==> inputs of run a <==
==> flow/design.v <==
module ALU(
    clk,
    rst_n,
    valid,
    ready,
    mode,
    in_A,
    in_B,
    out
);
    input         clk, rst_n;
    input         valid;
    input  [1:0]  mode;  
    output        ready;
    input  [31:0] in_A, in_B;
    output [63:0] out;
    parameter IDLE = 3'd0;
    parameter MUL  = 3'd1;
    parameter DIV  = 3'd2;
    parameter AND = 3'd3;
    parameter OR = 3'd4;
    parameter OUT  = 3'd5;
    reg  [ 2:0] state, state_nxt;
    reg  [ 4:0] counter, counter_nxt;
    reg  [63:0] shreg, shreg_nxt;
    reg  [31:0] alu_in, alu_in_nxt;
    reg  [32:0] alu_out;
    reg         ready;
    assign out = shreg;
    always @(*) begin
        if(state==OUT) ready = 1;
        else ready = 0;
    end
    always @(*) begin
        case(state)
            IDLE: begin
                if(!valid)                state_nxt = IDLE;
                else if(valid && mode==0) state_nxt = MUL;
                else if(valid && mode==1) state_nxt = DIV;
                else if(valid && mode==2) state_nxt = AND;
                else                      state_nxt = OR;
            end
            MUL : state_nxt = (counter==31) ? OUT : MUL;
            DIV : state_nxt = (counter==31) ? OUT : DIV;
            AND : state_nxt = OUT;
            OR  : state_nxt = OUT;
            OUT : state_nxt = IDLE;
            default : state_nxt = IDLE;
        endcase
    end
    always @(*) begin
        if(state==MUL && counter<31) begin
            counter_nxt = counter + 1;
        end
        else if(state==DIV && counter<31) begin
            counter_nxt = counter + 1;
        end
        else begin
            counter_nxt = 0;
        end
    end
    always @(*) begin
        case(state)
            IDLE: begin
                if (valid) begin
                    alu_in_nxt = in_B;
                end
                else begin
                    alu_in_nxt = 0;
                end
            end
            OUT : begin
                alu_in_nxt = 0;
            end
            default: begin
                alu_in_nxt = alu_in;
            end
        endcase
    end
    always @(*) begin
        case(state)
            IDLE: alu_out = 0;
            MUL : begin
                if(shreg[0]==1)
                    alu_out = alu_in + shreg[63:32];
                else
                    alu_out = shreg[63:32];
            end
            DIV : begin
                if(shreg[62:31]>=alu_in) begin
                    alu_out = shreg[62:31] - alu_in;
                end
                else begin 
                    alu_out = shreg[62:31];
                end
            end
            AND : alu_out = shreg[31:0] & alu_in;
            OR  : alu_out = shreg[31:0] | alu_in;
            OUT : alu_out = 0;
            default : alu_out = 0;
        endcase
    end
    always @(*) begin
        case(state)
            IDLE: begin
                if (valid) begin
                    shreg_nxt[31:0] = in_A;
                    shreg_nxt[63:32] = 32'b0;
                end
                else begin
                    shreg_nxt[31:0] = 0;
                    shreg_nxt[63:32] = 32'b0;
                end
            end
            MUL : begin
                shreg_nxt = {alu_out, shreg[31:1]};
            end
            DIV : begin
                shreg_nxt = {alu_out[31:0], shreg[30:0], (shreg[62:31]>=alu_in)};
            end
            AND : shreg_nxt = {31'b0, alu_out};
            OR  : shreg_nxt = {31'b0, alu_out};
            OUT :  
            shreg_nxt = shreg;
            default :  
            shreg_nxt = shreg;
        endcase
    end
    always @(posedge clk or negedge rst_n) begin
        if (!rst_n) begin
            state <= IDLE;
            counter <= 0;
            shreg <= 0;
            alu_in <= 0;
        end
        else begin
            state <= state_nxt;
            counter <= counter_nxt;
            shreg <= shreg_nxt;
            alu_in <= alu_in_nxt;
        end
    end
endmodule
==> flow/run.sh <==
#!/bin/bash
# the make line also repeats each setting of config.mk as NAME=value (left out here)
make -C /OpenROAD-flow-scripts/flow DESIGN_CONFIG=/design/flow/config.mk WORK_HOME=/design/flow/orfs CLKGATE_MAP_FILE= finish
==> flow/config.mk <==
export PLATFORM = sky130hd
export DESIGN_NAME = ALU
export DESIGN_NICKNAME = ALU
export VERILOG_FILES = /design/flow/design.v
export SDC_FILE = /design/flow/constraint.sdc
export NUM_CORES = 4
export LEC_CHECK = 0
export CAP_MARGIN = 30
export CELL_PAD_IN_SITES_DETAIL_PLACEMENT = 1
export CELL_PAD_IN_SITES_GLOBAL_PLACEMENT = 1
export CORE_MARGIN = 2
export CORE_UTILIZATION = 20
export CTS_CLUSTER_DIAMETER = 303
export GPL_TIMING_DRIVEN = 1
export MAX_ROUTING_LAYER = met4
export PLACE_DENSITY = 0.81
export SLEW_MARGIN = 25
export TNS_END_PERCENT = 85
==> flow/constraint.sdc <==
create_clock -name core_clock -period 4.58 [get_ports {clk}]
set_input_delay 0.9160 -clock core_clock [delete_from_list [all_inputs] [get_ports {clk}]]
set_output_delay 0.9160 -clock core_clock [all_outputs]
set_load 0.01 [all_outputs]
==> run b: changes against run a <==
==> flow/config.mk (replaced) <==
export PLATFORM = sky130hd
export DESIGN_NAME = ALU
export DESIGN_NICKNAME = ALU
export VERILOG_FILES = /design/flow/design.v
export SDC_FILE = /design/flow/constraint.sdc
export NUM_CORES = 4
export LEC_CHECK = 0
export CAP_MARGIN = 20
export CELL_PAD_IN_SITES_DETAIL_PLACEMENT = 0
export CELL_PAD_IN_SITES_GLOBAL_PLACEMENT = 0
export CORE_MARGIN = 2
export CORE_UTILIZATION = 66
export SETUP_SLACK_MARGIN = -0.18
export SLEW_MARGIN = 20
==> flow/constraint.sdc (replaced) <==
create_clock -name core_clock -period 3.07 [get_ports {clk}]
set_input_delay 0.6140 -clock core_clock [delete_from_list [all_inputs] [get_ports {clk}]]
set_output_delay 0.6140 -clock core_clock [all_outputs]
set_load 0.01 [all_outputs]
==> qor summary <==
item                                                                         run a                       run b
Net Sw Frac                                                                  53.1%                       52.5%
Sequential share of power                                                    20.0%                       14.6%
Row cnt                                                                         81                          44
Tap cell count                                                                 664                         184
Worst setup startpoint                                                  alu_in[26]                   shreg[32]
Post-route cell area                                                    0.0124 mm²                  0.0135 mm²
Power dissipated in sequential cells                                     0.00200 W                   0.00275 W
Period minus WS final                                                      3.85 ns                     3.49 ns
Core region area                                                        0.0491 mm²                  0.0146 mm²
WL met1                                                                    19.4 mm                     14.9 mm
Met2 WL post-DR                                                            21.8 mm                     18.7 mm
Die H                                                                       227 µm                      127 µm
Proportion of cell area occupied by registers                                21.7%                       19.9%
RSZ-0062 raised after global routing                                            no                         yes
Leakage Power                                                              4.99 nW                     5.94 nW
Clock slew seen by the registers of the worst setup and hold paths         0.08 ns                     0.10 ns
Signal buffers share of area                                                 12.6%                       22.1%
Status                                                              finished clean  complete, but fails checks
Layout check failures                                                            -                setup timing
R2R Path Start                                                          alu_in[26]                   shreg[32]
Maximum net fanout on the critical path                                         12                           4
Power is estimated from default activity; no workload was simulated.
